==> run.sh <==
#!/bin/bash
# the make line also repeats each setting of config.mk as NAME=value (left out here)
make -C /OpenROAD-flow-scripts/flow DESIGN_CONFIG=/design/flow/config.mk WORK_HOME=/design/flow/orfs CLKGATE_MAP_FILE= finish
==> config.mk <==
export PLATFORM = sky130hd
export DESIGN_NAME = v_tile
export DESIGN_NICKNAME = v_tile
export VERILOG_FILES = /design/flow/design.v
export SDC_FILE = /design/flow/constraint.sdc
export NUM_CORES = 4
export LEC_CHECK = 0
export CAP_MARGIN = 0
export CORE_MARGIN = 2
export CORE_UTILIZATION = 68
export HOLD_SLACK_MARGIN = -0.1
export SLEW_MARGIN = 20
export TNS_END_PERCENT = 55
==> constraint.sdc <==
create_clock -name core_clock -period 3.63 [get_ports {clk}]
set_input_delay 0.7260 -clock core_clock [delete_from_list [all_inputs] [get_ports {clk}]]
set_output_delay 0.7260 -clock core_clock [all_outputs]
set_load 0.01 [all_outputs]
==> design.v <==
module regfile #(
    parameter width = 16, 
    parameter num_regs = 16, 
    parameter num_inputs = 4,
    parameter total_inputs = num_inputs + num_inputs)(
    input wire clk,
    input wire reset,
    input wire ren,
    output reg [(total_inputs+1)*width-1:0] r_data,
    output reg r_data_vld,
    input wire wen1,
    input wire [num_inputs*width-1:0] w_data1,
    output reg wr_ack1,
    input wire wen2,
    input wire [num_inputs*width-1:0] w_data2,
    output reg wr_ack2,
    input wire wen3,
    input wire [width-1:0] w_data3,
    output reg wr_ack3
);
    reg [width-1:0] registers [0:num_regs-1];
    always @(*) begin
        if (ren) begin
            for (int i = 0; i <= total_inputs; i += 1 ) begin
                r_data[i*width +: width] = registers[i];  
            end
            r_data_vld = 1'b1;
        end else begin
            for (int i = 0; i <= total_inputs; i += 1) begin
                r_data[i*width +: width] = {width{1'b0}};  
            end
            r_data_vld = 1'b0;
        end
    end
    always @(posedge clk) begin
        wr_ack1 <= 1'b0;
        wr_ack2 <= 1'b0;
        wr_ack3 <= 1'b0;
        if (reset) begin
            for (int i = 0; i < num_regs; i = i + 1) begin
                registers[i] <= {width{1'b0}};
            end
        end else if (!ren) begin
            if (wen1) begin
                for (int i = 0; i < num_inputs; i += 1) begin
                    registers[i] <= w_data1[i*width +: width]; 
                end
                wr_ack1 <= 1'b1;
            end
            if (wen2) begin
                for (int i = 0; i < num_inputs; i += 1) begin
                    registers[i + num_inputs] <= w_data2[i*width +: width]; 
                end
                wr_ack2 <= 1'b1;
            end
            if (wen3) begin
                registers[total_inputs] <= w_data3;
                wr_ack3 <= 1'b1;
            end
        end
    end
endmodule
`timescale 1ns/1ps
module mem #(
    parameter width = 16,
    parameter num_regs = 16,
    parameter num_inputs = 4,
    parameter total_inputs = num_inputs + num_inputs
) (
    input wire clk,
    input wire reset,
    input wire on_off,  
    input wire write_en1,  
    output reg write_rdy1,
    input wire [num_inputs*width-1:0] w_data_in1,
    output wire write_ack1,
    input wire write_en2,  
    output reg write_rdy2,
    input wire [num_inputs*width-1:0] w_data_in2,
    output wire write_ack2,
    input wire write_en3,  
    output reg write_rdy3,
    input wire [width-1:0] w_data_in3,
    output wire write_ack3,
    output wire [width-1:0] config_in,
    output wire [total_inputs*width-1:0] adder_inputs,
    output wire on_off_vector_fu,  
    output wire r_data_vld
);
    reg write_reg_en1, write_reg_en2, write_reg_en3;
    wire [(total_inputs+1)*width-1:0] r_data_out;
    wire read_reg_en, writing;
    wire write_ack_wire1, write_ack_wire2, write_ack_wire3;
    always @(posedge clk) begin
        if (reset) begin
            write_reg_en1 <= 0;
            write_reg_en2 <= 0;
            write_reg_en3 <= 0;
            write_rdy1 <= 1'b1;
            write_rdy2 <= 1'b1;
            write_rdy3 <= 1'b1;
        end else begin
            write_reg_en1 <= 0;
            write_reg_en2 <= 0;
            write_reg_en3 <= 0;
            if (!on_off) begin
                write_rdy1 <= (!write_en1) ? 1'b1 : 1'b0;
                write_rdy2 <= (!write_en2) ? 1'b1 : 1'b0;
                write_rdy3 <= (!write_en3) ? 1'b1 : 1'b0;
                if (write_en1 && !write_ack1) 
                    write_reg_en1 <= 1;
                if (write_en2 && !write_ack2) 
                    write_reg_en2 <= 1;
                if (write_en3 && !write_ack3) 
                    write_reg_en3 <= 1;
            end else begin
                write_rdy1 <= 1'b0;
                write_rdy2 <= 1'b0;
                write_rdy3 <= 1'b0;
            end
        end
    end
    assign writing = (write_en1 || write_en2 || write_en3);
    assign write_ack1 = write_ack_wire1;
    assign write_ack2 = write_ack_wire2;
    assign write_ack3 = write_ack_wire3;
    assign on_off_vector_fu = on_off && !writing;
    assign read_reg_en = on_off_vector_fu;
    assign config_in = r_data_out[total_inputs*width +: width];
    genvar i;
    generate
        for (i = 0; i < total_inputs; i = i + 1) begin
            assign adder_inputs[i*width +: width] = r_data_out[i*width +: width];
        end
    endgenerate
    regfile #(
        .width(width),
        .num_regs(num_regs),
        .num_inputs(num_inputs)
    ) regfile1 (
        .clk(clk),
        .reset(reset),
        .ren(read_reg_en),
        .r_data(r_data_out),
        .r_data_vld(r_data_vld),
        .wen1(write_reg_en1),
        .w_data1(w_data_in1),
        .wr_ack1(write_ack_wire1),
        .wen2(write_reg_en2),
        .w_data2(w_data_in2),
        .wr_ack2(write_ack_wire2),
        .wen3(write_reg_en3),
        .w_data3(w_data_in3),
        .wr_ack3(write_ack_wire3)
    );
endmodule
module half_adder #(parameter width = 16) (
    input wire clk,
    input wire reset,
    input wire [width-1:0] a,
    input wire [width-1:0] b,
    output reg [width-1:0] c,
    output reg carry_out,
    output reg ack,
    input wire on_off
);
    always @(posedge clk) begin
        if (reset || !on_off) begin
            c <= {width{1'b0}};
            carry_out <= 1'b0;
            ack <= 1'b0;
        end else begin
            {carry_out, c} = a + b;
            ack <= 1'b1;
        end
    end
endmodule
module full_adder #(parameter width = 16) (
    input wire clk,
    input wire reset,
    input wire [width-1:0] a,
    input wire [width-1:0] b,
    input wire carry_in,
    output reg [width-1:0] c,
    output reg carry_out,
    output reg ack,
    input wire carry_listen,
    input wire on_off
);
    always @(posedge clk) begin
        if (reset || !on_off) begin
            c <= {width{1'b0}};
            carry_out <= 1'b0;
            ack <= 1'b0;
        end else begin
            if (carry_listen) begin
                {carry_out, c} = a + b + carry_in;
                ack <= 1'b1;
            end else begin
                {carry_out, c} = a + b;
                ack <= 1'b1;
            end
        end
    end
endmodule
`timescale 1ns/1ps
module adder_fu #(
    parameter width = 16,
    parameter num_inputs = 4,
    parameter total_inputs = num_inputs + num_inputs
) (
    input wire clk,
    input wire reset,
    input wire [total_inputs*width-1:0] inputs,
    input wire on_off,
    input wire [15:0] config_in,
    output wire [num_inputs*width-1:0] outputs,
    output wire [3:0] dest_info,
    output wire ack
);
    wire carry1, carry2, carry3, carry4;
    wire ack1, ack2, ack3, ack4;
    reg a1_on_off, a2_on_off, a3_on_off, a4_on_off;
    wire [1:0] adder_config;
    assign adder_config = config_in[1:0];
    assign dest_info = config_in[5:2];
    always @(posedge clk) begin
        if (reset) begin
            a1_on_off <= 1'b0;
            a2_on_off <= 1'b0;
            a3_on_off <= 1'b0;
            a4_on_off <= 1'b0;
        end else if (on_off) begin
            case (adder_config)
                2'd0: begin  
                    a1_on_off <= 1'b1;
                    a2_on_off <= 1'b1;
                    a3_on_off <= 1'b1;
                    a4_on_off <= 1'b1;
                end
                2'd1: begin  
                    a1_on_off <= 1'b1;
                    a2_on_off <= a1_on_off;
                    a3_on_off <= 1'b1;
                    a4_on_off <= a3_on_off;
                end
                2'd3: begin  
                    a1_on_off <= 1'b1;
                    a2_on_off <= a1_on_off;
                    a3_on_off <= a2_on_off;
                    a4_on_off <= a3_on_off;
                end
                default: begin
                    a1_on_off <= 1'b0;
                    a2_on_off <= 1'b0;
                    a3_on_off <= 1'b0;
                    a4_on_off <= 1'b0;
                end
            endcase
        end else begin
                a1_on_off <= 1'b0;
                a2_on_off <= 1'b0;
                a3_on_off <= 1'b0;
                a4_on_off <= 1'b0;
        end
    end
    assign ack = ack4;
    half_adder #( .width(width) ) adder1 (
        .clk(clk),
        .reset(reset),
        .a(inputs[0*width +: width]),
        .b(inputs[4*width +: width]),
        .c(outputs[0*width +: width]),
        .carry_out(carry1),
        .ack(ack1),
        .on_off(a1_on_off)
    );
    full_adder #( .width(width) ) adder2 (
        .clk(clk),
        .reset(reset),
        .a(inputs[1*width +: width]),
        .b(inputs[5*width +: width]),
        .c(outputs[1*width +: width]),
        .carry_in(carry1),
        .carry_out(carry2),
        .carry_listen(config_in[0]),
        .on_off(a2_on_off),
        .ack(ack2)
    );
    full_adder #( .width(width) ) adder3 (
        .clk(clk),    
        .reset(reset),
        .a(inputs[2*width +: width]),
        .b(inputs[6*width +: width]),
        .c(outputs[2*width +: width]),
        .carry_in(carry2),
        .carry_out(carry3),
        .carry_listen(config_in[1]),
        .on_off(a3_on_off),
        .ack(ack3)
    );
    full_adder #( .width(width) ) adder4 (
        .clk(clk),
        .reset(reset),
        .a(inputs[3*width +: width]),
        .b(inputs[7*width +: width]),
        .c(outputs[3*width +: width]),
        .carry_in(carry3),
        .carry_out(carry4),
        .carry_listen(config_in[0]),
        .on_off(a4_on_off),
        .ack(ack4)
    );
endmodule
`timescale 1ns/1ps
module v_tile #(
    parameter width = 16,  
    parameter num_inputs = 4,  
    parameter num_regs = 16,  
    parameter total_inputs = num_inputs + num_inputs  
) (
    input wire clk,
    input wire reset,
    input wire on_off,  
    input wire write_en1,  
    output wire write_rdy1,
    input wire [num_inputs*width-1:0] w_data_in1,  
    output wire write_ack1,
    input wire write_en2,  
    output wire write_rdy2,
    input wire [num_inputs*width-1:0] w_data_in2,  
    output wire write_ack2,
    input wire write_en3,  
    output wire write_rdy3,
    input wire [width-1:0] w_data_in3,
    output wire write_ack3,
    output wire [num_inputs*width-1:0] adder_outputs,  
    output wire [3:0] dest_info,
    output wire adder_ack
);
    wire [total_inputs*width-1:0] adder_inputs;
    wire on_off_vector_fu;
    wire [15:0] config_in;
    mem #(
        .width(width),
        .num_regs(num_regs),
        .num_inputs(num_inputs)
    ) mem_inst (
        .clk(clk),
        .reset(reset),
        .on_off(on_off),
        .write_en1(write_en1),
        .write_rdy1(write_rdy1),
        .w_data_in1(w_data_in1),
        .write_ack1(write_ack1),
        .write_en2(write_en2),
        .write_rdy2(write_rdy2),
        .w_data_in2(w_data_in2),
        .write_ack2(write_ack2),
        .write_en3(write_en3),
        .write_rdy3(write_rdy3),
        .w_data_in3(w_data_in3),
        .write_ack3(write_ack3),
        .config_in(config_in),
        .adder_inputs(adder_inputs),
        .on_off_vector_fu(on_off_vector_fu)
    );
    adder_fu #(
        .width(width),
        .num_inputs(num_inputs)
    ) adder_fu_inst (
        .clk(clk),
        .reset(reset),
        .inputs(adder_inputs),  
        .on_off(on_off_vector_fu),  
        .config_in(config_in),
        .outputs(adder_outputs),
        .dest_info(dest_info),
        .ack(adder_ack)
    );
endmodule
==> results of run 1 <==
## through the flow
stage,power [uW],cells
after floorplan,2630,1483
after detailed placement,2890,2061
after global placement,2860,2061
==> qor.yml, run 1 <==
yosys:
  mux_share_pct: 0.193
  ys_sh_aoi_pct: 18.4
  syn_inst: 1483
  synth-cells-yosys: 1483
  fp_nets: 1706
  synthTopCellsByCount: "nand2_1, dfxtp_1, a21oi_1, and2_1, nor2_1"
  yosysWarnings: 6
  top_logic_kind: "simple AND/OR/NAND/NOR gates"
  synthArstFlopShare_pct: 0
  numSynthFlops: 215
  netlist_area_um2: 11600
  ff_type: "dfxtp_1"
  netlist_top_cells_area: "dfxtp_1, nand2_1, a21oi_1, and2_1, ha_1"
  synth_top_area_share_pct: 37.0
  ys_area_um2: 11600
  yosys.stat.seqShare_pct: 37.0
  yosysMostFrequentCell: "nand2_1"
  synth_top_cell_by_area: "dfxtp_1"
  postSynthAreaPerCell_um2: 7.85
  edf_count: 0
  synthDistinctLibCells: 75
  adder_share_pct: 8.10
  xor_share_pct: 4.74
  simple_gate_share_pct: 28.4
run_status:
  tool.error: "[ERROR DPL-0038] Utilization greater than 100%, impossible to legalize"
  outcome: "did not finish"
  failed_stage: "clock tree synthesis (4_1_cts)"
floorplan:
  fp.dieH_um: 135
  fp_util_pct: 69.9
  ios: 225
  die_x_um: 135
  die_area_um2: 18200
  rows: 47
  core_area_um2: 16600
placed_design:
  place_ws_ps: -947
  io_buffers: 214
  dp_hpwl_um: 31100
  gp_congestion: 1.01
  place_area_um2: 15600
==> run 2: changes to the inputs <==
CAP_MARGIN = 20   (was 0)
CORE_UTILIZATION = 72   (was 68)
CTS_CLUSTER_DIAMETER = 238   (was unset)
CTS_CLUSTER_SIZE = 61   (was unset)
HOLD_SLACK_MARGIN = unset   (was -0.1)
MAX_ROUTING_LAYER = met4   (was unset)
PLACE_DENSITY_LB_ADDON = 0.06   (was unset)
SETUP_SLACK_MARGIN = 0.87   (was unset)
TNS_END_PERCENT = unset   (was 55)
clock period = 3.05 ns   (was 3.63 ns; I/O delays follow)
==> run 2 against run 1 <==
  * Area after synthesis did not move
  * Synthesized cell count is the same
  * The run fails in detailed placement (3_5_place_dp)
  * Die area down 5.4%
==> qor.yml, run 2 <==
yosys:
  netlist_top_cells_area: "dfxtp_1, nand2_1, a21oi_1, and2_1, ha_1"
  top_logic_kind: "simple AND/OR/NAND/NOR gates"
  xor_share_pct: 4.74
  yosysWarnings: 6
  edf_count: 0
  fp_nets: 1706
  ys_sh_aoi_pct: 18.4
  synth_top_area_share_pct: 37.0
  simple_gate_share_pct: 28.4
  synth_top_cell_by_area: "dfxtp_1"
  postSynthAreaPerCell_um2: 7.85
  synthDistinctLibCells: 75
  synthArstFlopShare_pct: 0
  mux_share_pct: 0.193
  adder_share_pct: 8.10
  ff_type: "dfxtp_1"
  synthTopCellsByCount: "nand2_1, dfxtp_1, a21oi_1, and2_1, nor2_1"
  yosysMostFrequentCell: "nand2_1"
  numSynthFlops: 215
  syn_inst: 1483
  yosys.stat.seqShare_pct: 37.0
  netlist_area_um2: 11600
  synth-cells-yosys: 1483
  ys_area_um2: 11600
floorplan:
  ios: 225
  fp.dieH_um: 131
  die_area_um2: 17200
  fp_util_pct: 73.5
  die_x_um: 131
  core_area_um2: 15800
  rows: 46
run_status:
  outcome: "did not finish"
  failed_stage: "detailed placement (3_5_place_dp)"
  tool.error: "[ERROR DPL-0033] detailed placement checks failed during check placement."
placed_design:
  io_buffers: 214
  gp_congestion: 0.976
==> run 2: through the flow <==
stage          cell area [um^2]  power, uW  hold WS [ps]  cells
2_1_floorplan             11900       3140           432   1483
3_3_place_gp              15700       3400           426   2058
==> run 3: changes to the inputs <==
CORE_UTILIZATION = 66   (was 72)
CTS_CLUSTER_DIAMETER = unset   (was 238)
CTS_CLUSTER_SIZE = unset   (was 61)
HOLD_SLACK_MARGIN = -0.09   (was unset)
MAX_ROUTING_LAYER = unset   (was met4)
PLACE_DENSITY_LB_ADDON = unset   (was 0.06)
SETUP_SLACK_MARGIN = -0.22   (was 0.87)
clock period = 3.07 ns   (was 3.05 ns; I/O delays follow)
==> run 3 against run 2 <==
  * The flow stops in clock tree synthesis (4_1_cts)
  * Area after synthesis stayed put
  * Die area is 8.8% higher
  * Synthesized cell count stayed put
==> qor.yml, run 3 <==
yosys:
  synthTopCellsByCount: "nand2_1, dfxtp_1, a21oi_1, and2_1, nor2_1"
  simple_gate_share_pct: 28.4
  top_logic_kind: "simple AND/OR/NAND/NOR gates"
  ys_sh_aoi_pct: 18.4
  xor_share_pct: 4.74
  fp_nets: 1706
  yosys.stat.seqShare_pct: 37.0
  numSynthFlops: 215
  edf_count: 0
  adder_share_pct: 8.10
  synthArstFlopShare_pct: 0
  synth_top_area_share_pct: 37.0
  mux_share_pct: 0.193
  synth_top_cell_by_area: "dfxtp_1"
  netlist_area_um2: 11600
  yosysMostFrequentCell: "nand2_1"
  ys_area_um2: 11600
  netlist_top_cells_area: "dfxtp_1, nand2_1, a21oi_1, and2_1, ha_1"
  ff_type: "dfxtp_1"
  yosysWarnings: 6
  postSynthAreaPerCell_um2: 7.85
  synth-cells-yosys: 1483
  synthDistinctLibCells: 75
  syn_inst: 1483
floorplan:
  rows: 48
  core_area_um2: 17300
  die_area_um2: 18700
  die_x_um: 137
  ios: 225
  fp.dieH_um: 137
  fp_util_pct: 67.3
placed_design:
  dp_hpwl_um: 26400
  io_buffers: 214
  gp_congestion: 0.947
  dp_cells: 2059
run_status:
  outcome: "did not finish"
  failed_stage: "clock tree synthesis (4_1_cts)"
  tool.error: "[ERROR DPL-0033] detailed placement checks failed during check placement."
==> run 3: metrics by stage <==
step	instance area, um^2	setup WS (ps)
floorplan	11800	-667
global placement	15600	-1110
detailed placement	15600	-1270
==> run 4: changes to the inputs <==
CORE_UTILIZATION = 21   (was 66)
HOLD_SLACK_MARGIN = unset   (was -0.09)
SETUP_SLACK_MARGIN = unset   (was -0.22)
clock period = 6.63 ns   (was 3.07 ns; I/O delays follow)
==> run 4 against run 3 <==
  * Now clean on timing, DRC and antenna
  * Area after synthesis is the same
  * Synthesized cell count is the same
  * Die area grew to 3.1 times the previous value
==> qor.yml, run 4 <==
power_and_ir_drop:
  power.density_nw_per_um2: 197
  p_sw_uw: 736
  internal_power_uw: 2300
  clkPwrFrac_pct: 49.5
  pg_seq_uw: 1340
  peakVddDrop_mv: 0.170
  leakage_uw: 0.00575
  power-top-group: "the clock network"
  swShare_pct: 24.2
  comb_power_uw: 198
  p_comb_share_pct: 6.5
  powerClk_uw: 1500
  seqPwrFrac_pct: 44.0
yosys:
  yosys.stat.seqShare_pct: 37.0
  synthTopCellsByCount: "nand2_1, dfxtp_1, a21oi_1, and2_1, nor2_1"
  simple_gate_share_pct: 28.4
  synth_top_area_share_pct: 37.0
  synthDistinctLibCells: 75
  numSynthFlops: 215
  ys_sh_aoi_pct: 18.4
  netlist_top_cells_area: "dfxtp_1, nand2_1, a21oi_1, and2_1, ha_1"
  synthArstFlopShare_pct: 0
  ff_type: "dfxtp_1"
  postSynthAreaPerCell_um2: 7.85
  yosysMostFrequentCell: "nand2_1"
  adder_share_pct: 8.10
  ys_area_um2: 11600
  edf_count: 0
  syn_inst: 1483
  synth-cells-yosys: 1483
  xor_share_pct: 4.74
  netlist_area_um2: 11600
  yosysWarnings: 6
  synth_top_cell_by_area: "dfxtp_1"
  fp_nets: 1706
  mux_share_pct: 0.193
  top_logic_kind: "simple AND/OR/NAND/NOR gates"
clock_network:
  cts_hold_buffers: 0
  cts_setup_buffers: 0
  clock_sinks: 215
  cts_made_buffers: 28
  clock.latency.late_pin_ps: 560
  cts_resized: 0
  clk_pin_slew_ps: 60
  cts_tree: "built"
  htreeDepth: 1
  root_buffer: "clkbuf_16"
  clockBufferDepth: 3
floorplan:
  die_area_um2: 57300
  rows: 86
  fp_util_pct: 21.2
  die_x_um: 239
  fp.dieH_um: 239
  core_area_um2: 55000
  ios: 225
setup_path:
  path_common_cell: "buf_12"
  crit_type: "in -> reg"
  ff2ff_setup_slack_ps: 3120
  critPathArrivalTime_ps: 5540
  crit_family: "simple AND/OR/NAND/NOR gates"
  cp-end-kind: "register"
  r2r-end: "adder_fu_inst.adder3.c[15]$_SDFF_PP0_"
  path_buffers: 3
  crit_path_end: "adder_fu_inst.adder2.carry_out$_SDFF_PP0_"
  crit_chain: "clkdlybuf4s50_1 -> nor4b_4 -> buf_12 -> buf_12 -> and2_1 -> ha_1 -> a21o_1 -> a311oi_1 -> o211ai_1 -> and3_1 -> nor4_1 -> nand4_2 -> o31a_1 -> nor3_1"
  cp_slowest_cell: "clkdlybuf4s50_1"
  max_stage_delay_ps: 620
  crit_fanout: 75
  worstReg2RegStart: "mem_inst.regfile1.registers[2][0]$_SDFFE_PP0P_"
  cp-startpoint: "on_off"
  rr_worst_depth: 11
  required_ps: 7110
  crit_cells: 14
  worstSetupStartpointType: "primary input"
routing:
  routed_wl_um: 37500
  wl_met2_um: 16800
  dr.max_layer_used: "met5"
  dr.pass1.iters: 7
  drc: 0
  drt_iter0_markers: 563
  ant_nets: 0
  wire_per_inst_um: 15.4
  vias: 10900
  avgViaCountPerCell: 4.46
  wl_met1_um: 17100
  dr_wl_met3_um: 2710
global_routing:
  grt_pass1_vias: 10900
  grt.total_usage_pct: 12.8
  grt_max_degree: 91
  antenna_found_initial: 8
  grt_pass1_wl_um: 58000
  grt_remaining_overflow: 0
sta:
  hold_viol: 0
  max_slew_margin_pct: 33.0
  timing.final.crit_share_pct: 76.3
  clock_skew_ps: 7.69
  fmax_ghz: 0.198
  finalSetupViolations: 0
  maxSlewViolCount: 0
  period_minus_slack_ps: 5060
  setup_slack_ps: 1570
  tightest_slew_ps: 1000
  rsz0062_at_grt: "no"
  whs_ps: 424
  fin_tns_setup_ps: 0
worst_hold_path:
  min_path_type: "reg -> reg"
  worstHoldPathCells: 1
  holdPathEnd: "mem_inst.write_reg_en2$_SDFF_PP0_"
  hp-start: "mem_inst.regfile1.wr_ack2$_SDFF_PP0_"
placed_design:
  gp_congestion: 0.835
  dp_cells: 2378
  io_buffers: 214
  dp_hpwl_um: 27900
  place_ws_ps: 986
finish:
  finalNonFillerCells: 2432
  layout.nets: 1883
  syn_to_final_growth_pct: 32.8
flow_run:
  warning_count: 36
  maxCapViolCount: 0
run_status:
  outcome: "finished clean"
[run 4: per-layer routing]
metal | vias up | global-route usage (%)
met5 | - | 0
met4 | 8 | 3.54
met3 | 50 | 3.58
met2 | 277 | 21.5
met1 | 5078 | 15.9
li1 | 5445 | -
[run 4: layout make-up]
cell class	count	area, um^2
Tap cell	748	936
Clock buffer	36	822
Clock inverter	14	100
Multi-Input combinational cell	1171	6980
Timing Repair Buffer	221	2220
Sequential cell	215	4300
Fill cell	5891	39500
Antenna cell	4	10.0
Inverter	23	86.3
[run 4: through the flow]
step	util, %	cell area [um^2]	power, uW
after floorplan	-	11600	1440
after global placement	26.4	14500	1560
after detailed placement	26.4	14500	1560
after CTS	28.1	15400	3110
after global routing	28.1	15500	3170
final	28.1	15500	3040
==> run 5: changes to the inputs <==
CORE_UTILIZATION = 68   (was 21)
CTS_CLUSTER_DIAMETER = 117   (was unset)
MAX_ROUTING_LAYER = met4   (was unset)
SETUP_SLACK_MARGIN = -0.24   (was unset)
clock period = 3.39 ns   (was 6.63 ns; I/O delays follow)
==> run 5 against run 4 <==
  * The run now fails in clock tree synthesis (4_1_cts)
  * Area after synthesis unchanged
  * Die area decreased by 68%
  * Synthesized cell count unchanged
==> qor.yml, run 5 <==
floorplan:
  die_area_um2: 18200
  ios: 225
  fp_util_pct: 69.9
  fp.dieH_um: 135
  core_area_um2: 16600
  rows: 47
  die_x_um: 135
run_status:
  tool.error: "[ERROR DPL-0038] Utilization greater than 100%, impossible to legalize"
  failed_stage: "clock tree synthesis (4_1_cts)"
  outcome: "did not finish"
yosys:
  edf_count: 0
  ff_type: "dfxtp_1"
  synthTopCellsByCount: "nand2_1, dfxtp_1, a21oi_1, and2_1, nor2_1"
  yosys.stat.seqShare_pct: 37.0
  simple_gate_share_pct: 28.4
  synth_top_area_share_pct: 37.0
  syn_inst: 1483
  ys_area_um2: 11600
  netlist_area_um2: 11600
  synthArstFlopShare_pct: 0
  yosysMostFrequentCell: "nand2_1"
  synthDistinctLibCells: 75
  postSynthAreaPerCell_um2: 7.85
  fp_nets: 1706
  numSynthFlops: 215
  netlist_top_cells_area: "dfxtp_1, nand2_1, a21oi_1, and2_1, ha_1"
  top_logic_kind: "simple AND/OR/NAND/NOR gates"
  synth_top_cell_by_area: "dfxtp_1"
  adder_share_pct: 8.10
  synth-cells-yosys: 1483
  ys_sh_aoi_pct: 18.4
  xor_share_pct: 4.74
  yosysWarnings: 6
  mux_share_pct: 0.193
placed_design:
  dp_hpwl_um: 30100
  io_buffers: 214
  gp_congestion: 0.988
  place_area_um2: 15600
run 5: through the flow:
stage | setup slack [ps] | util (%) | cells
2_1_floorplan | -411 | - | 1483
3_5_place_dp | -1320 | 93.5 | 2055
3_3_place_gp | -891 | 93.5 | 2055
==> run 6: changes to the inputs <==
ABC_AREA = 1   (was unset)
CORE_UTILIZATION = 72   (was 68)
CTS_CLUSTER_DIAMETER = unset   (was 117)
MAX_ROUTING_LAYER = unset   (was met4)
SETUP_SLACK_MARGIN = unset   (was -0.24)
clock period = 4.85 ns   (was 3.39 ns; I/O delays follow)
==> run 6 against run 5 <==
  * Synthesized cell count is 23% higher
  * Die area is 2.4% lower
  * Now clean on timing, DRC and antenna
  * Area after synthesis is 3.3% higher
==> qor.yml, run 6 <==
run_status:
  outcome: "finished clean"
worst_hold_path:
  hp-start: "mem_inst.regfile1.wr_ack3$_SDFF_PP0_"
  worstHoldPathCells: 1
  holdPathEnd: "mem_inst.write_reg_en3$_SDFF_PP0_"
  min_path_type: "reg -> reg"
power_and_ir_drop:
  leakage_uw: 0.00637
  comb_power_uw: 342
  power-top-group: "registers"
  internal_power_uw: 2990
  power.density_nw_per_um2: 260
  p_sw_uw: 933
  powerClk_uw: 1740
  swShare_pct: 23.8
  clkPwrFrac_pct: 44.2
  pg_seq_uw: 1850
  peakVddDrop_mv: 0.265
  p_comb_share_pct: 8.7
  seqPwrFrac_pct: 47.1
routing:
  drt_iter0_markers: 1446
  vias: 13500
  routed_wl_um: 38000
  dr.pass1.iters: 10
  avgViaCountPerCell: 5.96
  ant_nets: 0
  drc: 0
  wire_per_inst_um: 16.8
setup_path:
  cp-end-kind: "register"
  ff2ff_setup_slack_ps: 1950
  crit_chain: "clkdlybuf4s50_1 -> nor2_2 -> nand2_4 -> nor2_1 -> ha_1 -> fa_1 -> nand2_1 -> nand2_1 -> nand3_1 -> nand2_1 -> nand2_1 -> nand2_1 -> nand2_1 -> nor2_4 -> nand2_2 -> nor2_4 -> a21oi_1 -> nor2_1"
  crit_type: "in -> reg"
  cp-startpoint: "write_en2"
  worstReg2RegStart: "mem_inst.regfile1.registers[1][0]$_SDFFE_PP0P_"
  crit_fanout: 30
  critPathArrivalTime_ps: 4550
  required_ps: 5280
  path_common_cell: "nand2_1"
  max_stage_delay_ps: 450
  worstSetupStartpointType: "primary input"
  path_buffers: 1
  r2r-end: "adder_fu_inst.adder2.carry_out$_SDFF_PP0_"
  crit_family: "simple AND/OR/NAND/NOR gates"
  cp_slowest_cell: "clkdlybuf4s50_1"
  crit_path_end: "adder_fu_inst.adder2.carry_out$_SDFF_PP0_"
  crit_cells: 18
  rr_worst_depth: 15
flow_run:
  maxCapViolCount: 0
  warning_count: 39
yosys:
  synthArstFlopShare_pct: 0
  xor_share_pct: 0.219
  netlist_top_cells_area: "dfxtp_1, nand2_1, a21oi_1, inv_1, nor2_1"
  fp_nets: 2054
  edf_count: 0
  synth_top_area_share_pct: 35.8
  synth-cells-yosys: 1831
  numSynthFlops: 215
  ys_area_um2: 12000
  simple_gate_share_pct: 26.8
  synthTopCellsByCount: "nand2_1, inv_1, a21oi_1, nor2_1, dfxtp_1"
  yosysWarnings: 6
  syn_inst: 1831
  ff_type: "dfxtp_1"
  postSynthAreaPerCell_um2: 6.57
  yosysMostFrequentCell: "nand2_1"
  synthDistinctLibCells: 40
  netlist_area_um2: 12000
  top_logic_kind: "simple AND/OR/NAND/NOR gates"
  ys_sh_aoi_pct: 18.3
  yosys.stat.seqShare_pct: 35.8
  synth_top_cell_by_area: "dfxtp_1"
  mux_share_pct: 0
  adder_share_pct: 7.85
sta:
  clock_skew_ps: 11.6
  fin_tns_setup_ps: 0
  maxSlewViolCount: 0
  setup_slack_ps: 735
  fmax_ghz: 0.243
  period_minus_slack_ps: 4120
  hold_viol: 0
  rsz0062_at_grt: "no"
  tightest_slew_ps: 772
  finalSetupViolations: 0
  timing.final.crit_share_pct: 84.8
  max_slew_margin_pct: 48.5
global_routing:
  grt_max_degree: 76
  antenna_found_initial: 4
  grt_remaining_overflow: 0
  grt_pass1_vias: 13100
  grt.total_usage_pct: 41.6
  grt_pass1_wl_um: 60900
floorplan:
  die_x_um: 133
  fp.dieH_um: 133
  die_area_um2: 17800
  core_area_um2: 16500
  rows: 47
  ios: 225
  fp_util_pct: 73.0
clock_network:
  cts_made_buffers: 23
  clock.latency.late_pin_ps: 530
  cts_resized: 0
  root_buffer: "clkbuf_16"
  cts_hold_buffers: 0
  cts_setup_buffers: 0
  cts_tree: "built"
  clock_sinks: 215
  htreeDepth: 1
  clockBufferDepth: 3
  clk_pin_slew_ps: 60
finish:
  comb_area_um2: 6410
  flop_area_um2: 4300
  n_fill_cell: 752
  syn_to_final_growth_pct: 25.5
  layout.nets: 2245
placed_design:
  dp_hpwl_um: 25400
  io_buffers: 214
  place_ws_ps: 540
  gp_congestion: 0.976
[run 6: layer usage]
layer  global-route usage, %  part of all wire [%]  vias to the layer above  wire [um]
met4                    25.0                   5.8                        2       2190
met5                       0                 0.034                        -         13
met3                    8.98                    10                      218       3940
met1                    46.7                    36                     6080      13500
met2                    72.8                    48                      933      18300
li1                        -                     -                     6244          -
[run 6: layout make-up]
class	count	area share (%)
Clock inverter	5	0.398
Sequential cell	215	28.5
Antenna cell	4	0.0663
Timing Repair Buffer	225	14.9
Multi-Input combinational cell	1263	42.5
Inverter	294	7.33
Tap cell	220	1.82
Clock buffer	35	4.44
[run 6: metrics by stage]
| stage | hold slack (ps) | instance area [um^2] | total power [uW] | std cells | utilization (%) |
|---|---|---|---|---|---|
| floorplan | 428 | 12000 | 2030 | 1831 | - |
| global placement | 405 | 14300 | 2180 | 2217 | 87.1 |
| detailed placement | 417 | 14300 | 2200 | 2217 | 87.1 |
| CTS | 428 | 15100 | 3900 | 2257 | 91.6 |
| global route | 458 | 15100 | 4020 | 2259 | 91.6 |
| finish | 426 | 15100 | 3930 | 2261 | 91.6 |
==> run 7: changes to the inputs <==
ABC_AREA = unset   (was 1)
CORE_UTILIZATION = 66   (was 72)
clock period = 3.31 ns   (was 4.85 ns; I/O delays follow)
==> run 7 against run 6 <==
  * The run now fails in clock tree synthesis (4_1_cts)
  * Die area is 5.4% higher
  * Synthesized cell count is 19% lower
  * Area after synthesis is 3.2% lower
==> qor.yml, run 7 <==
floorplan:
  ios: 225
  rows: 48
  core_area_um2: 17300
  fp_util_pct: 67.3
  die_x_um: 137
  die_area_um2: 18700
  fp.dieH_um: 137
yosys:
  ys_sh_aoi_pct: 18.4
  postSynthAreaPerCell_um2: 7.85
  mux_share_pct: 0.193
  yosys.stat.seqShare_pct: 37.0
  yosysWarnings: 6
  xor_share_pct: 4.74
  adder_share_pct: 8.10
  ys_area_um2: 11600
  netlist_top_cells_area: "dfxtp_1, nand2_1, a21oi_1, and2_1, ha_1"
  simple_gate_share_pct: 28.4
  synthTopCellsByCount: "nand2_1, dfxtp_1, a21oi_1, and2_1, nor2_1"
  synth_top_area_share_pct: 37.0
  syn_inst: 1483
  synthArstFlopShare_pct: 0
  yosysMostFrequentCell: "nand2_1"
  synth_top_cell_by_area: "dfxtp_1"
  fp_nets: 1706
  netlist_area_um2: 11600
  numSynthFlops: 215
  ff_type: "dfxtp_1"
  edf_count: 0
  synth-cells-yosys: 1483
  synthDistinctLibCells: 75
  top_logic_kind: "simple AND/OR/NAND/NOR gates"
placed_design:
  io_buffers: 214
  dp_cells: 2064
  dp_hpwl_um: 27800
  gp_congestion: 0.945
run_status:
  tool.error: "[ERROR DPL-0033] detailed placement checks failed during check placement."
  outcome: "did not finish"
  failed_stage: "clock tree synthesis (4_1_cts)"
==> run 7: stage by stage <==
step	setup WS (ps)	cell area, um^2	total power [uW]	hold slack (ps)	util [%]
2_1_floorplan	-475	11800	2890	432	-
3_3_place_gp	-900	15600	3130	419	90.4
3_5_place_dp	-1040	15600	3160	429	90.4
==> run 8: changes to the inputs <==
CELL_PAD_IN_SITES_DETAIL_PLACEMENT = 0   (was unset)
CORE_UTILIZATION = 65   (was 66)
CTS_CLUSTER_DIAMETER = 28   (was unset)
CTS_CLUSTER_SIZE = 90   (was unset)
MAX_ROUTING_LAYER = met4   (was unset)
PLACE_DENSITY_LB_ADDON = 0.25   (was unset)
SETUP_SLACK_MARGIN = 1.25   (was unset)
SLEW_MARGIN = 40   (was 20)
TNS_END_PERCENT = 45   (was unset)
clock period = 4.59 ns   (was 3.31 ns; I/O delays follow)
==> run 8 against run 7 <==
  * The flow again stops in clock tree synthesis (4_1_cts)
  * Area after synthesis unchanged
  * Die area increased by 1.5%
  * Synthesized cell count unchanged
==> qor.yml, run 8 <==
run_status:
  outcome: "did not finish"
  failed_stage: "clock tree synthesis (4_1_cts)"
  tool.error: "[ERROR DPL-0038] Utilization greater than 100%, impossible to legalize"
yosys:
  ys_area_um2: 11600
  fp_nets: 1706
  mux_share_pct: 0.193
  numSynthFlops: 215
  synth-cells-yosys: 1483
  yosys.stat.seqShare_pct: 37.0
  top_logic_kind: "simple AND/OR/NAND/NOR gates"
  synth_top_area_share_pct: 37.0
  synthTopCellsByCount: "nand2_1, dfxtp_1, a21oi_1, and2_1, nor2_1"
  adder_share_pct: 8.10
  yosysWarnings: 6
  xor_share_pct: 4.74
  postSynthAreaPerCell_um2: 7.85
  syn_inst: 1483
  edf_count: 0
  yosysMostFrequentCell: "nand2_1"
  synthArstFlopShare_pct: 0
  ff_type: "dfxtp_1"
  netlist_area_um2: 11600
  ys_sh_aoi_pct: 18.4
  netlist_top_cells_area: "dfxtp_1, nand2_1, a21oi_1, and2_1, ha_1"
  synthDistinctLibCells: 75
  synth_top_cell_by_area: "dfxtp_1"
  simple_gate_share_pct: 28.4
floorplan:
  die_x_um: 138
  core_area_um2: 17400
  die_area_um2: 19000
  fp_util_pct: 66.8
  ios: 225
  rows: 48
  fp.dieH_um: 138
placed_design:
  dp_hpwl_um: 24100
  place_ws_ps: -174
  io_buffers: 214
  gp_congestion: 0.942
-- run 8: metrics by stage --
step / TNS [ps] / total power (uW) / utilization [%] / instances / cell area [um^2]
after detailed placement: -1210 / 2260 / 84.7 / 1951 / 14700
after global placement: -236 / 2250 / 84.7 / 1951 / 14700
after floorplan: 0 / 2080 / - / 1483 / 11800
==> run 9: changes to the inputs <==
CELL_PAD_IN_SITES_DETAIL_PLACEMENT = unset   (was 0)
CORE_UTILIZATION = 59   (was 65)
CTS_CLUSTER_DIAMETER = unset   (was 28)
CTS_CLUSTER_SIZE = 97   (was 90)
MAX_ROUTING_LAYER = unset   (was met4)
PLACE_DENSITY_LB_ADDON = unset   (was 0.25)
SETUP_SLACK_MARGIN = unset   (was 1.25)
SLEW_MARGIN = 20   (was 40)
TNS_END_PERCENT = unset   (was 45)
clock period = 3.68 ns   (was 4.59 ns; I/O delays follow)
==> run 9 against run 8 <==
  * The run now finishes clean
  * Area after synthesis unchanged
  * Die area up 9.9%
  * Synthesized cell count unchanged
==> qor.yml, run 9 <==
run_status:
  outcome: "finished clean"
finish:
  n_fill_cell: 1120
  layout.nets: 2093
  syn_to_final_growth_pct: 44.5
  flop_area_um2: 4300
  comb_area_um2: 7390
  finalNonFillerCells: 2151
power_and_ir_drop:
  comb_power_uw: 395
  internal_power_uw: 3980
  p_sw_uw: 1200
  clkPwrFrac_pct: 45.8
  peakVddDrop_mv: 0.425
  seqPwrFrac_pct: 46.6
  power-top-group: "registers"
  pg_seq_uw: 2410
  powerClk_uw: 2370
  p_comb_share_pct: 7.6
  power.density_nw_per_um2: 308
  fin_total_pwr_uw: 5180
  leakage_uw: 0.00686
  swShare_pct: 23.2
placed_design:
  gp_congestion: 0.917
  io_buffers: 214
  dp_hpwl_um: 25600
  dp_cells: 2096
floorplan:
  ios: 225
  rows: 51
  die_x_um: 144
  core_area_um2: 19400
  fp_util_pct: 60.0
  fp.dieH_um: 144
  die_area_um2: 20900
yosys:
  edf_count: 0
  synth_top_area_share_pct: 37.0
  ys_area_um2: 11600
  syn_inst: 1483
  synth-cells-yosys: 1483
  synthArstFlopShare_pct: 0
  postSynthAreaPerCell_um2: 7.85
  yosys.stat.seqShare_pct: 37.0
  adder_share_pct: 8.10
  synth_top_cell_by_area: "dfxtp_1"
  numSynthFlops: 215
  ff_type: "dfxtp_1"
  synthDistinctLibCells: 75
  simple_gate_share_pct: 28.4
  top_logic_kind: "simple AND/OR/NAND/NOR gates"
  netlist_area_um2: 11600
  fp_nets: 1706
  xor_share_pct: 4.74
  ys_sh_aoi_pct: 18.4
  netlist_top_cells_area: "dfxtp_1, nand2_1, a21oi_1, and2_1, ha_1"
  yosysMostFrequentCell: "nand2_1"
  mux_share_pct: 0.193
  synthTopCellsByCount: "nand2_1, dfxtp_1, a21oi_1, and2_1, nor2_1"
  yosysWarnings: 6
setup_path:
  worstSetupStartpointType: "primary input"
  crit_cells: 16
  crit_chain: "clkdlybuf4s15_1 -> nor4b_4 -> buf_6 -> buf_8 -> and2_4 -> ha_4 -> a211oi_2 -> o211ai_1 -> a311o_1 -> buf_4 -> xnor2_1 -> nor4_2 -> nand2b_1 -> buf_4 -> o21ai_0 -> a21oi_1"
  r2r-end: "adder_fu_inst.adder3.c[15]$_SDFF_PP0_"
  critPathArrivalTime_ps: 3980
  crit_fanout: 8
  worstReg2RegStart: "mem_inst.regfile1.registers[2][0]$_SDFFE_PP0P_"
  cp-end-kind: "register"
  crit_family: "AND-OR/OR-AND gates"
  cp-startpoint: "write_en2"
  ff2ff_setup_slack_ps: 550
  cp_slowest_cell: "a311o_1"
  rr_worst_depth: 11
  crit_path_end: "adder_fu_inst.adder4.c[13]$_SDFF_PN0_"
  max_stage_delay_ps: 380
  crit_type: "in -> reg"
  required_ps: 4050
  path_buffers: 5
  path_common_cell: "buf_4"
flow_run:
  maxCapViolCount: 0
  warning_count: 39
global_routing:
  use_met3_pct: 4.80
  grt_max_degree: 77
  grt_use_met1_pct: 38.5
  antenna_found_initial: 0
  grt_pass1_vias: 11900
  grt_pass1_wl_um: 55000
  grt_most_used_layer: "met2"
  grt.total_usage_pct: 32.5
  grt_remaining_overflow: 0
  use_met2_pct: 59.8
clock_network:
  root_buffer: "clkbuf_16"
  clk_pin_slew_ps: 60
  cts_tree: "built"
  clock.latency.late_pin_ps: 540
  cts_hold_buffers: 0
  htreeDepth: 1
  cts_made_buffers: 24
  clockBufferDepth: 3
  clock_sinks: 215
sta:
  finalSetupViolations: 0
  fin_tns_setup_ps: 0
  tightest_slew_ps: 831
  period_minus_slack_ps: 3610
  maxSlewViolCount: 0
  hold_viol: 0
  clock_skew_ps: 17.4
  max_slew_margin_pct: 44.6
  fmax_ghz: 0.277
  timing.final.crit_share_pct: 98.0
routing:
  wire_per_inst_um: 17.4
  drt_iter0_markers: 635
  ant_nets: 0
  antenna-diode-count: 0
  drc: 0
  avgViaCountPerCell: 5.71
  dr.pass1.iters: 5
  vias: 12300
  routed_wl_um: 37300
worst_hold_path:
  holdPathEnd: "mem_inst.regfile1.registers[0][6]$_SDFFE_PP0P_"
  worstHoldPathCells: 2
  hp-start: "mem_inst.regfile1.registers[0][6]$_SDFFE_PP0P_"
  min_path_type: "reg -> reg"
-- run 9: per-stage QoR --
stage / hold WS, ps / area (um^2) / utilization (%) / worst slack [ps]
after floorplan: 432 / 11800 / - / -179
after global routing: 463 / 16800 / 86.7 / -108
after global placement: 413 / 15600 / 80.2 / -698
after detailed placement: 431 / 15600 / 80.2 / -817
final: 450 / 16800 / 86.7 / 74.4
after CTS: 445 / 16400 / 84.5 / 23.2
-- run 9: repair_timing --
action / 4_1_cts / 5_1_grt
resized: 13 / 68
pin swaps: 9 / 39
gates cloned: 0 / 3
endpoints found under the setup margin: 25 / 27
buffers inserted: 3 / 8
-- run 9: final cells by class --
class	count	share of cell area [%]
clock inverters	5	0.483
flip-flops and latches	215	25.6
inverters	23	0.513
multi-input cells	1171	43.9
repair buffers	435	23.3
clock buffers	37	4.16
well taps	265	1.97
-- run 9: layer usage --
metal	vias up	wire length (um)
met1	5821	14600
li1	5855	-
met5	-	0
met2	486	18800
met3	125	2360
met4	0	1570
==> run 10: changes to the inputs <==
CELL_PAD_IN_SITES_DETAIL_PLACEMENT = 0   (was unset)
CORE_UTILIZATION = 65   (was 59)
CTS_CLUSTER_SIZE = 90   (was 97)
MAX_ROUTING_LAYER = met5   (was unset)
PLACE_DENSITY_LB_ADDON = 0.25   (was unset)
SETUP_SLACK_MARGIN = 1.2   (was unset)
SLEW_MARGIN = 40   (was 20)
TNS_END_PERCENT = 45   (was unset)
clock period = 4.35 ns   (was 3.68 ns; I/O delays follow)
==> run 10 against run 9 <==
  * The flow now stops in global routing (5_1_grt)
  * Die area fell by 9.0%
  * Synthesized cell count unchanged
  * Area after synthesis is the same
==> qor.yml, run 10 <==
run_status:
  failed_stage: "global routing (5_1_grt)"
  tool.error: "[ERROR GRT-0116] Global routing finished with congestion. Check the congestion regions in the DRC Viewer."
  outcome: "did not finish"
yosys:
  netlist_top_cells_area: "dfxtp_1, nand2_1, a21oi_1, and2_1, ha_1"
  synth_top_cell_by_area: "dfxtp_1"
  ys_area_um2: 11600
  adder_share_pct: 8.10
  synth_top_area_share_pct: 37.0
  yosysWarnings: 6
  ff_type: "dfxtp_1"
  synthTopCellsByCount: "nand2_1, dfxtp_1, a21oi_1, and2_1, nor2_1"
  synthDistinctLibCells: 75
  ys_sh_aoi_pct: 18.4
  syn_inst: 1483
  xor_share_pct: 4.74
  synth-cells-yosys: 1483
  edf_count: 0
  yosysMostFrequentCell: "nand2_1"
  postSynthAreaPerCell_um2: 7.85
  mux_share_pct: 0.193
  synthArstFlopShare_pct: 0
  fp_nets: 1706
  top_logic_kind: "simple AND/OR/NAND/NOR gates"
  numSynthFlops: 215
  yosys.stat.seqShare_pct: 37.0
  netlist_area_um2: 11600
  simple_gate_share_pct: 28.4
floorplan:
  die_area_um2: 19000
  rows: 48
  core_area_um2: 17400
  fp.dieH_um: 138
  fp_util_pct: 66.8
  ios: 225
  die_x_um: 138
global_routing:
  grt.total_usage_pct: 72.8
  grt_remaining_overflow: 9
clock_network:
  root_buffer: "clkbuf_16"
  htreeDepth: 1
  cts_made_buffers: 23
  clock_sinks: 215
  clockBufferDepth: 3
  cts_hold_buffers: 0
placed_design:
  gp_congestion: 0.912
  dp_hpwl_um: 24700
  place_area_um2: 15100
  dp_cells: 1992
  io_buffers: 214
run 10: timing repair:
item | 4_1_cts
gates cloned | 5
buffers inserted | 46
pin swaps | 66
resized | 162
endpoints found under the setup margin | 57
run 10: metal layers:
| metal | global-route usage, % | GRT overflow |
|---|---|---|
| met4 | 72.7 | 3 |
| met5 | 18.9 | 2 |
| met3 | 59.4 | 0 |
| met2 | 90.7 | 4 |
| met1 | 70.7 | 0 |
run 10: per-stage QoR:
step	util, %	setup slack (ps)	hold WS [ps]	total power (uW)
CTS	97.8	534	421	4510
detailed placement	86.4	-320	413	2390
global placement	86.4	-308	406	2380
floorplan	-	357	432	2200
==> run 11: changes to the inputs <==
CORE_MARGIN = 7   (was 2)
CORE_UTILIZATION = 68   (was 65)
PLACE_DENSITY_LB_ADDON = unset   (was 0.25)
SETUP_SLACK_MARGIN = unset   (was 1.2)
clock period = 6.62 ns   (was 4.35 ns; I/O delays follow)
==> run 11 against run 10 <==
  * Now clean on timing, DRC and antenna
  * Synthesized cell count did not move
  * Die area rose by 10%
  * Area after synthesis did not move
==> qor.yml, run 11 <==
setup_path:
  ff2ff_setup_slack_ps: 2980
  cp-end-kind: "register"
  crit_fanout: 85
  crit_cells: 12
  crit_path_end: "adder_fu_inst.adder2.carry_out$_SDFF_PP0_"
  worstReg2RegStart: "mem_inst.regfile1.registers[2][0]$_SDFFE_PP0P_"
  crit_chain: "clkdlybuf4s50_1 -> nor4b_4 -> buf_4 -> and2_1 -> ha_1 -> a211oi_1 -> o22ai_1 -> nor4b_1 -> and4b_1 -> nand4_2 -> o31a_1 -> nor3_1"
  worstSetupStartpointType: "primary input"
  path_buffers: 2
  crit_family: "simple AND/OR/NAND/NOR gates"
  rr_worst_depth: 11
  max_stage_delay_ps: 620
  r2r-end: "adder_fu_inst.adder3.carry_out$_SDFF_PP0_"
  cp_slowest_cell: "clkdlybuf4s50_1"
  cp-startpoint: "on_off"
  required_ps: 7040
  critPathArrivalTime_ps: 5740
  crit_type: "in -> reg"
power_and_ir_drop:
  fin_total_pwr_uw: 2870
  clkPwrFrac_pct: 46.5
  p_comb_share_pct: 6.9
  swShare_pct: 21.6
  comb_power_uw: 198
  seqPwrFrac_pct: 46.6
  peakVddDrop_mv: 0.244
  power.density_nw_per_um2: 196
  pg_seq_uw: 1340
  p_sw_uw: 619
  powerClk_uw: 1340
  leakage_uw: 0.00568
  internal_power_uw: 2250
  power-top-group: "registers"
sta:
  timing.final.crit_share_pct: 80.4
  period_minus_slack_ps: 5320
  rsz0062_at_grt: "no"
  finalSetupViolations: 0
  fin_tns_setup_ps: 0
  fmax_ghz: 0.188
  clock_skew_ps: 9.56
  tightest_slew_ps: 779
  hold_viol: 0
  max_slew_margin_pct: 47.4
  maxSlewViolCount: 0
global_routing:
  grt_max_degree: 86
  grt_remaining_overflow: 0
  grt.total_usage_pct: 32.2
  antenna_found_initial: 4
  grt_pass1_vias: 11400
  grt_pass1_wl_um: 54900
worst_hold_path:
  holdPathEnd: "mem_inst.write_reg_en2$_SDFF_PP0_"
  worstHoldPathCells: 1
  min_path_type: "reg -> reg"
  hp-start: "mem_inst.regfile1.wr_ack2$_SDFF_PP0_"
finish:
  finalInstanceArea_um2: 14600
  layout.nets: 1878
  syn_to_final_growth_pct: 25.7
floorplan:
  die_x_um: 145
  fp.dieH_um: 145
  die_area_um2: 21000
  ios: 225
  core_area_um2: 16600
  rows: 47
  fp_util_pct: 69.9
yosys:
  adder_share_pct: 8.10
  netlist_area_um2: 11600
  yosysMostFrequentCell: "nand2_1"
  syn_inst: 1483
  xor_share_pct: 4.74
  netlist_top_cells_area: "dfxtp_1, nand2_1, a21oi_1, and2_1, ha_1"
  synth_top_area_share_pct: 37.0
  yosys.stat.seqShare_pct: 37.0
  top_logic_kind: "simple AND/OR/NAND/NOR gates"
  synth-cells-yosys: 1483
  mux_share_pct: 0.193
  fp_nets: 1706
  ys_area_um2: 11600
  numSynthFlops: 215
  ff_type: "dfxtp_1"
  synth_top_cell_by_area: "dfxtp_1"
  synthDistinctLibCells: 75
  simple_gate_share_pct: 28.4
  yosysWarnings: 6
  synthTopCellsByCount: "nand2_1, dfxtp_1, a21oi_1, and2_1, nor2_1"
  synthArstFlopShare_pct: 0
  edf_count: 0
  ys_sh_aoi_pct: 18.4
  postSynthAreaPerCell_um2: 7.85
clock_network:
  cts_tree: "built"
  cts_hold_buffers: 0
  cts_made_buffers: 23
  clockBufferDepth: 3
  root_buffer: "clkbuf_16"
  cts_setup_buffers: 0
  clock.latency.late_pin_ps: 510
  clock_sinks: 215
  cts_resized: 0
  htreeDepth: 1
  clk_pin_slew_ps: 60
routing:
  drc: 0
  avgViaCountPerCell: 6.03
  drt_iter0_markers: 791
  vias: 11400
  ant_nets: 0
  wire_per_inst_um: 18.4
  routed_wl_um: 34900
  dr.pass1.iters: 7
placed_design:
  io_buffers: 214
  gp_congestion: 0.902
  dp_hpwl_um: 23400
  place_area_um2: 13800
flow_run:
  warning_count: 38
  maxCapViolCount: 0
run_status:
  outcome: "finished clean"
## run 11: area by class of cell
| class | instances | area, um^2 |
|---|---|---|
| inverter | 23 | 86.3 |
| tap | 220 | 275 |
| fill | 911 | 2010 |
| clock buffer | 33 | 643 |
| multi-input combinational | 1171 | 6990 |
| antenna | 3 | 7.51 |
| sequential | 215 | 4300 |
| clock inverter | 6 | 130 |
| timing repair buffer | 221 | 2200 |
## run 11: per-stage QoR
| stage | util, % | worst slack (ps) | instances | hold slack (ps) |
|---|---|---|---|---|
| after global routing | 87.9 | 984 | 1891 | 438 |
| after detailed placement | 83.2 | 942 | 1850 | 411 |
| final | 87.9 | 1300 | 1892 | 419 |
| after global placement | 83.2 | 1030 | 1850 | 411 |
| after floorplan | - | 1820 | 1483 | 432 |
| after CTS | 87.8 | 1380 | 1889 | 421 |
## run 11: per-layer routing
layer | track usage, % | routed length (um)
met1 | 36.8 | 13100
met5 | 0 | 23
met2 | 56.8 | 17100
met3 | 6.66 | 2960
met4 | 15.4 | 1650
==> run 12: changes to the inputs <==
ABC_AREA = 1   (was unset)
CAP_MARGIN = 5   (was 20)
CELL_PAD_IN_SITES_DETAIL_PLACEMENT = unset   (was 0)
CORE_MARGIN = 2   (was 7)
CORE_UTILIZATION = 72   (was 68)
CTS_CLUSTER_DIAMETER = 374   (was unset)
CTS_CLUSTER_SIZE = 97   (was 90)
MAX_ROUTING_LAYER = unset   (was met5)
PLACE_DENSITY = 0.43   (was unset)
SLEW_MARGIN = 20   (was 40)
TNS_END_PERCENT = 10   (was 45)
clock period = 2.42 ns   (was 6.62 ns; I/O delays follow)
==> run 12 against run 11 <==
  * The run now fails in clock tree synthesis (4_1_cts)
  * Area after synthesis grew 3.3%
  * Synthesized cell count grew 23%
  * Die area shrank 15%
==> qor.yml, run 12 <==
run_status:
  outcome: "did not finish"
  failed_stage: "clock tree synthesis (4_1_cts)"
  tool.error: "[ERROR DPL-0033] detailed placement checks failed during check placement."
yosys:
  numSynthFlops: 215
  synthDistinctLibCells: 40
  top_logic_kind: "simple AND/OR/NAND/NOR gates"
  adder_share_pct: 7.85
  netlist_top_cells_area: "dfxtp_1, nand2_1, a21oi_1, inv_1, nor2_1"
  ys_sh_aoi_pct: 18.3
  mux_share_pct: 0
  ys_area_um2: 12000
  simple_gate_share_pct: 26.8
  synthArstFlopShare_pct: 0
  yosysMostFrequentCell: "nand2_1"
  xor_share_pct: 0.219
  synth_top_area_share_pct: 35.8
  fp_nets: 2054
  ff_type: "dfxtp_1"
  synth_top_cell_by_area: "dfxtp_1"
  netlist_area_um2: 12000
  yosys.stat.seqShare_pct: 35.8
  synthTopCellsByCount: "nand2_1, inv_1, a21oi_1, nor2_1, dfxtp_1"
  yosysWarnings: 6
  edf_count: 0
  postSynthAreaPerCell_um2: 6.57
  synth-cells-yosys: 1831
  syn_inst: 1831
floorplan:
  die_x_um: 133
  fp.dieH_um: 133
  ios: 225
  die_area_um2: 17800
  fp_util_pct: 73.0
  core_area_um2: 16500
  rows: 47
placed_design:
  dp_hpwl_um: 35700
  gp_congestion: 1.00
  io_buffers: 214
  dp_cells: 2402
[run 12: per-stage QoR]
stage | setup slack, ps | total power (uW) | instance area (um^2)
after detailed placement | -1420 | 4520 | 15900
after global placement | -1000 | 4450 | 15900
after floorplan | -496 | 4080 | 12100
==> run 13: changes to the inputs <==
ABC_AREA = unset   (was 1)
CAP_MARGIN = 20   (was 5)
CELL_PAD_IN_SITES_GLOBAL_PLACEMENT = 3   (was unset)
CORE_ASPECT_RATIO = 0.5   (was unset)
CORE_UTILIZATION = 40   (was 72)
CTS_CLUSTER_DIAMETER = 239   (was 374)
CTS_CLUSTER_SIZE = 100   (was 97)
PLACE_DENSITY = 0.86   (was 0.43)
TNS_END_PERCENT = 5   (was 10)
clock period = 4.5 ns   (was 2.42 ns; I/O delays follow)
==> run 13 against run 12 <==
  * The run fails in global placement (3_3_place_gp)
  * Area after synthesis fell by 3.2%
  * Die area rose by 72%
  * Synthesized cell count fell by 19%
==> qor.yml, run 13 <==
run_status:
  outcome: "did not finish"
  tool.error: "[ERROR GPL-0301] Utilization 102.284 % exceeds 100%."
  failed_stage: "global placement (3_3_place_gp)"
yosys:
  synth-cells-yosys: 1483
  ys_area_um2: 11600
  edf_count: 0
  yosysMostFrequentCell: "nand2_1"
  yosysWarnings: 6
  yosys.stat.seqShare_pct: 37.0
  netlist_top_cells_area: "dfxtp_1, nand2_1, a21oi_1, and2_1, ha_1"
  syn_inst: 1483
  simple_gate_share_pct: 28.4
  ys_sh_aoi_pct: 18.4
  synthTopCellsByCount: "nand2_1, dfxtp_1, a21oi_1, and2_1, nor2_1"
  fp_nets: 1706
  mux_share_pct: 0.193
  synth_top_area_share_pct: 37.0
  synthDistinctLibCells: 75
  synth_top_cell_by_area: "dfxtp_1"
  ff_type: "dfxtp_1"
  top_logic_kind: "simple AND/OR/NAND/NOR gates"
  synthArstFlopShare_pct: 0
  postSynthAreaPerCell_um2: 7.85
  numSynthFlops: 215
  netlist_area_um2: 11600
  adder_share_pct: 8.10
  xor_share_pct: 4.74
floorplan:
  ios: 225
  die_area_um2: 30600
  rows: 44
  die_x_um: 245
  fp.dieH_um: 125
  fp_util_pct: 40.4
  core_area_um2: 28800
==> run 14: changes to the inputs <==
ABC_AREA = 1   (was unset)
CELL_PAD_IN_SITES_GLOBAL_PLACEMENT = unset   (was 3)
CORE_ASPECT_RATIO = unset   (was 0.5)
CORE_UTILIZATION = 67   (was 40)
CTS_CLUSTER_DIAMETER = unset   (was 239)
CTS_CLUSTER_SIZE = unset   (was 100)
PLACE_DENSITY = unset   (was 0.86)
TNS_END_PERCENT = unset   (was 5)
clock period = 5.6 ns   (was 4.5 ns; I/O delays follow)
==> run 14 against run 13 <==
  * The run now finishes clean
  * Synthesized cell count grew 23%
  * Area after synthesis is 3.3% higher
  * Die area is 38% lower
==> qor.yml, run 14 <==
worst_hold_path:
  hp-start: "mem_inst.regfile1.wr_ack3$_SDFF_PP0_"
  worstHoldPathCells: 1
  holdPathEnd: "mem_inst.write_reg_en3$_SDFF_PP0_"
  min_path_type: "reg -> reg"
setup_path:
  cp-startpoint: "write_en1"
  required_ps: 4480
  crit_chain: "clkdlybuf4s50_1 -> nor2_2 -> nand2_4 -> buf_4 -> nor2_1 -> clkdlybuf4s50_1"
  crit_path_end: "dest_info[3]"
  ff2ff_setup_slack_ps: 2730
  path_common_cell: "clkdlybuf4s50_1"
  crit_type: "in -> out"
  worstReg2RegStart: "mem_inst.regfile1.registers[2][0]$_SDFFE_PP0P_"
  crit_fanout: 61
  crit_family: "buffers and inverters"
  r2r-end: "adder_fu_inst.adder3.carry_out$_SDFF_PP0_"
  rr_worst_depth: 15
  worstSetupStartpointType: "primary input"
  cp_slowest_cell: "clkdlybuf4s50_1"
  critPathArrivalTime_ps: 3460
  crit_cells: 6
  cp-end-kind: "output port"
  max_stage_delay_ps: 540
  path_buffers: 3
finish:
  layout.nets: 2242
  flop_area_um2: 4300
  syn_to_final_growth_pct: 25.5
  comb_area_um2: 6410
  finalNonFillerCells: 2262
  finish.utilization_pct: 86.7
  n_fill_cell: 999
floorplan:
  ios: 225
  die_area_um2: 19000
  die_x_um: 138
  fp_util_pct: 69.0
  core_area_um2: 17400
  rows: 48
  fp.dieH_um: 138
yosys:
  synthDistinctLibCells: 40
  adder_share_pct: 7.85
  ys_area_um2: 12000
  synthArstFlopShare_pct: 0
  netlist_top_cells_area: "dfxtp_1, nand2_1, a21oi_1, inv_1, nor2_1"
  fp_nets: 2054
  netlist_area_um2: 12000
  ys_sh_aoi_pct: 18.3
  ff_type: "dfxtp_1"
  top_logic_kind: "simple AND/OR/NAND/NOR gates"
  syn_inst: 1831
  simple_gate_share_pct: 26.8
  mux_share_pct: 0
  edf_count: 0
  yosys.stat.seqShare_pct: 35.8
  synthTopCellsByCount: "nand2_1, inv_1, a21oi_1, nor2_1, dfxtp_1"
  numSynthFlops: 215
  yosysMostFrequentCell: "nand2_1"
  synth-cells-yosys: 1831
  postSynthAreaPerCell_um2: 6.57
  synth_top_cell_by_area: "dfxtp_1"
  xor_share_pct: 0.219
  synth_top_area_share_pct: 35.8
  yosysWarnings: 6
power_and_ir_drop:
  p_comb_share_pct: 8.3
  leakage_uw: 0.00637
  power.density_nw_per_um2: 231
  clkPwrFrac_pct: 45.8
  peakVddDrop_mv: 0.233
  fin_total_pwr_uw: 3480
  p_sw_uw: 808
  powerClk_uw: 1600
  swShare_pct: 23.2
  power-top-group: "registers"
  pg_seq_uw: 1600
  internal_power_uw: 2680
  comb_power_uw: 288
  seqPwrFrac_pct: 45.9
placed_design:
  dp_cells: 2219
  io_buffers: 214
  gp_congestion: 0.905
  dp_hpwl_um: 25400
clock_network:
  cts_tree: "built"
  cts_made_buffers: 23
  clk_pin_slew_ps: 60
  clock_sinks: 215
  cts_resized: 0
  cts_setup_buffers: 0
  root_buffer: "clkbuf_16"
  clockBufferDepth: 3
  cts_hold_buffers: 0
  htreeDepth: 1
  clock.latency.late_pin_ps: 540
global_routing:
  grt_remaining_overflow: 0
  grt_pass1_vias: 12200
  grt.total_usage_pct: 37.6
  antenna_found_initial: 3
  grt_pass1_wl_um: 57200
  grt_max_degree: 93
routing:
  routed_wl_um: 36200
  avgViaCountPerCell: 5.70
  drc: 0
  dr.pass1.iters: 8
  vias: 12900
  drt_iter0_markers: 1212
  wire_per_inst_um: 16.0
  ant_nets: 0
sta:
  period_minus_slack_ps: 4580
  timing.final.crit_share_pct: 81.9
  clock_skew_ps: 26.9
  fmax_ghz: 0.218
  rsz0062_at_grt: "no"
  fin_tns_setup_ps: 0
  tightest_slew_ps: 871
  finalSetupViolations: 0
  max_slew_margin_pct: 41.9
  maxSlewViolCount: 0
  hold_viol: 0
run_status:
  outcome: "finished clean"
flow_run:
  warning_count: 38
  maxCapViolCount: 0
==> run 14: through the flow <==
step	area, um^2	setup slack (ps)	hold WS (ps)
final	15100	1020	409
after global routing	15100	924	439
after CTS	15100	1040	414
after detailed placement	14300	828	414
after global placement	14300	911	404
after floorplan	12000	1610	428
==> run 14: final cells by class <==
type	instances	share of cell area, %
inverters	294	7.33
flip-flops and latches	215	28.5
diodes	3	0.0497
well taps	225	1.87
clock inverters	7	0.754
repair buffers	222	14.6
clock buffers	33	4.39
multi-input cells	1263	42.5
==> run 14: layer usage <==
metal / global-route usage, % / wire length (um)
met4: 19.8 / 1960
met1: 41.5 / 13700
met2: 67.1 / 17600
met3: 8.66 / 2900
met5: 0 / 0
==> run 15: changes to the inputs <==
ABC_AREA = unset   (was 1)
CELL_PAD_IN_SITES_DETAIL_PLACEMENT = 0   (was unset)
CORE_MARGIN = 7   (was 2)
CORE_UTILIZATION = 65   (was 67)
CTS_CLUSTER_SIZE = 90   (was unset)
MAX_ROUTING_LAYER = met5   (was unset)
PLACE_DENSITY_LB_ADDON = 0.25   (was unset)
SETUP_SLACK_MARGIN = 1.71   (was unset)
SLEW_MARGIN = 40   (was 20)
TNS_END_PERCENT = 45   (was unset)
clock period = 6.29 ns   (was 5.6 ns; I/O delays follow)
==> run 15 against run 14 <==
  * Still clean
  * Combinational power is 27% lower
  * Clock skew is 12 ps lower
  * Sequential cell count stayed put
  * Setup slack better by 800 ps
  * Final cell count is 15% lower
  * Core utilization is 1.3 points lower
  * Critical path depth is 9 higher
  * Critical endpoint is now adder_fu_inst.adder3.carry_out$_SDFF_PP0_
  * Highest routed layer unchanged
==> qor.yml, run 15 <==
placed_design:
  dp_hpwl_um: 23500
  place_ws_ps: 614
  gp_congestion: 0.894
  io_buffers: 214
  dp_cells: 1858
routing:
  vias: 11400
  ant_nets: 0
  drt_iter0_markers: 811
  routed_wl_um: 34700
  dr.pass1.iters: 5
  avgViaCountPerCell: 5.98
  wire_per_inst_um: 18.1
finish:
  finalNonFillerCells: 1912
  n_fill_cell: 1041
  finish.utilization_pct: 85.3
  layout.nets: 1892
yosys:
  ys_area_um2: 11600
  top_logic_kind: "simple AND/OR/NAND/NOR gates"
  xor_share_pct: 4.74
  simple_gate_share_pct: 28.4
  synth_top_area_share_pct: 37.0
  ys_sh_aoi_pct: 18.4
  ff_type: "dfxtp_1"
  synth-cells-yosys: 1483
  netlist_top_cells_area: "dfxtp_1, nand2_1, a21oi_1, and2_1, ha_1"
  fp_nets: 1706
  synthArstFlopShare_pct: 0
  yosysMostFrequentCell: "nand2_1"
  yosysWarnings: 6
  netlist_area_um2: 11600
  synthDistinctLibCells: 75
  synthTopCellsByCount: "nand2_1, dfxtp_1, a21oi_1, and2_1, nor2_1"
  syn_inst: 1483
  postSynthAreaPerCell_um2: 7.85
  synth_top_cell_by_area: "dfxtp_1"
sta:
  rsz0062_at_grt: "yes"
  tightest_slew_ps: 781
  setup_slack_ps: 1810
  period_minus_slack_ps: 4480
  finalSetupViolations: 0
  timing.final.crit_share_pct: 71.2
  hold_viol: 0
  fmax_ghz: 0.223
  clock_skew_ps: 14.7
  fin_tns_setup_ps: 0
  maxSlewViolCount: 0
global_routing:
  antenna_found_initial: 2
  grt_pass1_vias: 11300
  grt_max_degree: 96
  grt.total_usage_pct: 30.1
  grt_remaining_overflow: 0
  grt_pass1_wl_um: 55000
floorplan:
  fp.dieH_um: 148
  die_x_um: 148
  rows: 48
  fp_util_pct: 66.8
  core_area_um2: 17400
clock_network:
  clockBufferDepth: 3
  root_buffer: "clkbuf_16"
  clock.latency.late_pin_ps: 510
  clk_pin_slew_ps: 60
  clock_sinks: 215
  cts_made_buffers: 23
  cts_hold_buffers: 0
  cts_tree: "built"
setup_path:
  worstSetupStartpointType: "primary input"
  crit_chain: "clkdlybuf4s15_1 -> nor4b_4 -> buf_6 -> buf_4 -> and2_1 -> ha_2 -> fa_2 -> a211o_1 -> a211o_1 -> a2111oi_2 -> a211oi_2 -> a31oi_4 -> nand2_1 -> nor4_2 -> mux2_1"
  worstReg2RegStart: "mem_inst.regfile1.registers[2][0]$_SDFFE_PP0P_"
  critPathArrivalTime_ps: 4870
  cp-end-kind: "register"
  path_buffers: 3
  r2r-end: "adder_fu_inst.adder3.carry_out$_SDFF_PP0_"
  rr_worst_depth: 11
  path_common_cell: "a211o_1"
  crit_cells: 15
  ff2ff_setup_slack_ps: 2910
  crit_type: "in -> reg"
  cp_slowest_cell: "fa_2"
  max_stage_delay_ps: 390
  crit_path_end: "adder_fu_inst.adder3.carry_out$_SDFF_PP0_"
  crit_fanout: 5
  cp-startpoint: "write_en3"
  required_ps: 6680
power_and_ir_drop:
  powerClk_uw: 1240
  leakage_uw: 0.00577
  p_sw_uw: 645
  clkPwrFrac_pct: 43.3
  comb_power_uw: 211
  swShare_pct: 22.6
  p_comb_share_pct: 7.4
  power.density_nw_per_um2: 192
  seqPwrFrac_pct: 49.3
  peakVddDrop_mv: 0.185
  internal_power_uw: 2210
  power-top-group: "registers"
worst_hold_path:
  hp-start: "mem_inst.regfile1.wr_ack2$_SDFF_PP0_"
  worstHoldPathCells: 1
  holdPathEnd: "mem_inst.write_reg_en2$_SDFF_PP0_"
  min_path_type: "reg -> reg"
flow_run:
  maxCapViolCount: 0
  warning_count: 38
run_status:
  outcome: "finished clean"
## run 15: layout make-up
| class | count | area, um^2 | area share [%] |
|---|---|---|---|
| well taps | 225 | 282 | 1.89 |
| repair buffers | 235 | 2330 | 15.7 |
| multi-input cells | 1171 | 7180 | 48.3 |
| inverters | 23 | 86.3 | 0.581 |
| clock buffers | 36 | 654 | 4.40 |
| flip-flops and latches | 215 | 4300 | 29.0 |
| clock inverters | 3 | 15.0 | 0.101 |
| diodes | 4 | 10.0 | 0.0673 |
## run 15: layer usage
metal | share of wire [%] | vias to the layer above | track usage [%]
li1 | - | 5445 | -
met1 | 40 | 5406 | 35.5
met2 | 48 | 475 | 52.3
met3 | 8.2 | 100 | 6.33
met4 | 4.2 | 0 | 13.2
met5 | 0 | - | 0
## run 15: metrics by stage
step	total power, uW	instance area [um^2]
after floorplan	1520	11600
after global placement	1640	13900
after detailed placement	1640	13900
after CTS	2870	14700
after global routing	2940	14900
final	2860	14900
## run 15: repair_timing
item	in CTS	in global routing
resized	18	39
setup endpoints to repair	36	22
buffers inserted	7	4
hold endpoints to repair	0	0
pin swaps	10	10
Power is estimated from default activity; no workload was simulated.
